==> inputs of trial 34 <==
==> flow/design.v <==
module tpumac
 #(parameter BITS_AB=8,
   parameter BITS_C=16)
  (
   input clk, rst_n, WrEn, en,
   input signed [BITS_AB-1:0] Ain,
   input signed [BITS_AB-1:0] Bin,
   input signed [BITS_C-1:0] Cin,
   output reg signed [BITS_AB-1:0] Aout,
   output reg signed [BITS_AB-1:0] Bout,
   output reg signed [BITS_C-1:0] Cout
  );
  reg signed [BITS_C-1:0] Mult;
  reg [BITS_C-1:0] Adder, CMux;
  assign Mult = Ain * Bin;
  assign Adder = Mult + Cout;
  assign CMux = WrEn ? Cin : Adder;
  always@(posedge clk, negedge rst_n) begin
	if (!rst_n) begin
		Aout <= '0;
		Bout <= '0;
		Cout <= '0;
	end
	else if (en) begin
		Aout <= Ain;
		Bout <= Bin;
		Cout <= CMux;
	end
  end
endmodule
==> flow/run.sh <==
#!/bin/bash
# the make line also repeats each setting of config.mk as NAME=value (left out here)
make -C /OpenROAD-flow-scripts/flow DESIGN_CONFIG=/design/flow/config.mk WORK_HOME=/design/flow/orfs CLKGATE_MAP_FILE= finish
==> flow/config.mk <==
export PLATFORM = sky130hd
export DESIGN_NAME = tpumac
export DESIGN_NICKNAME = tpumac
export VERILOG_FILES = /design/flow/design.v
export SDC_FILE = /design/flow/constraint.sdc
export NUM_CORES = 4
export LEC_CHECK = 0
export ABC_AREA = 1
export CAP_MARGIN = 20
export CELL_PAD_IN_SITES_GLOBAL_PLACEMENT = 3
export CORE_MARGIN = 5
export CORE_UTILIZATION = 29
export CTS_CLUSTER_SIZE = 55
export GPL_ROUTABILITY_DRIVEN = 1
export MAX_ROUTING_LAYER = met4
export MIN_ROUTING_LAYER = met1
export PLACE_DENSITY = 0.77
export SLEW_MARGIN = 0
export TNS_END_PERCENT = 65
==> flow/constraint.sdc <==
create_clock -name core_clock -period 4.94 [get_ports {clk}]
set_input_delay 0.9880 -clock core_clock [delete_from_list [all_inputs] [get_ports {clk}]]
set_output_delay 0.9880 -clock core_clock [all_outputs]
set_load 0.01 [all_outputs]
==> trial 84: changes against trial 34 <==
==> flow/config.mk (replaced) <==
export PLATFORM = sky130hd
export DESIGN_NAME = tpumac
export DESIGN_NICKNAME = tpumac
export VERILOG_FILES = /design/flow/design.v
export SDC_FILE = /design/flow/constraint.sdc
export NUM_CORES = 4
export LEC_CHECK = 0
export CAP_MARGIN = 20
export CORE_MARGIN = 2
export CORE_UTILIZATION = 40
export PLACE_DENSITY_LB_ADDON = 0.06
export SETUP_SLACK_MARGIN = -0.24
export SLEW_MARGIN = 20
==> flow/constraint.sdc (replaced) <==
create_clock -name core_clock -period 5.2 [get_ports {clk}]
set_input_delay 1.0400 -clock core_clock [delete_from_list [all_inputs] [get_ports {clk}]]
set_output_delay 1.0400 -clock core_clock [all_outputs]
set_load 0.01 [all_outputs]
==> summary of the runs <==
- Trial 34 completed without violations. Trial 84 completed and failed the layout checks on setup timing.
- Between trial 84 and trial 34, the lower cell area is in trial 84 (gap about 12%, measured against trial 34).
- Clock skew: trial 34 is lower than trial 84 (0.0015 ns).
- In trial 84 the setup slack is worse than in trial 34, by 0.14 ns.


==> v12: inputs <==
RTL: the design.v shown in full above, as it stands there.
Settings: LEC_CHECK=0, ABC_AREA=1, CAP_MARGIN=20, CORE_MARGIN=2, CORE_UTILIZATION=30, CTS_CLUSTER_DIAMETER=297, CTS_CLUSTER_SIZE=95, SETUP_SLACK_MARGIN=1.05, SLEW_MARGIN=20; clock period 3.67 ns.
run.sh (not shown) runs the stock make flow with config.mk's settings and CLKGATE_MAP_FILE=.
==> inputs of v38, as changes to v12 <==
==> flow/config.mk (replaced) <==
export PLATFORM = sky130hd
export DESIGN_NAME = tpumac
export DESIGN_NICKNAME = tpumac
export VERILOG_FILES = /design/flow/design.v
export SDC_FILE = /design/flow/constraint.sdc
export NUM_CORES = 4
export LEC_CHECK = 0
export CAP_MARGIN = 20
export CELL_PAD_IN_SITES_GLOBAL_PLACEMENT = 1
export CORE_MARGIN = 2
export CORE_UTILIZATION = 30
export CTS_CLUSTER_DIAMETER = 246
export PLACE_DENSITY = 0.77
export SLEW_MARGIN = 20
==> notes.md <==
Main metrics from the flow reports.

The netlist uses 33 different library cells. The routed wire length on met3 came out at 506 µm. The slack of the critical path is -0.909 ns. The total cell area at the placement stage came out at 5580 µm². The layout checks failed on setup timing.

The wire length on met1 came out at 4400 µm. After the last flow step, the layout net total stands at 690. The detailed-routed wire length on met2 is 5510 µm.

The total number of placement rows came out at 43. The number of global-route vias before repair came to 3683. The end-of-flow timing check tallies setup violations at 11. The run finished, with violations left.

The first global-routing pass estimated 17800 µm of wire. OpenSTA lists the critical path endpoint as Cout[15].
(the above is from v38)
==> notes.md <==
Main metrics from the flow reports.

The run finished, with violations left. The checks that failed were setup timing. The number of nets in the layout came out at 842. In the detailed route, the total length drawn on met3 is 417 µm. The number of different library cells in the post-synthesis netlist is 32. The number of global-route vias before repair is 4292. The final tally of setup violations came out at 11. The total cell area at the placement stage came out at 6030 µm². The total number of placement rows came out at 44. The slack of the critical path came out at -0.792 ns.
(the above is from v12)
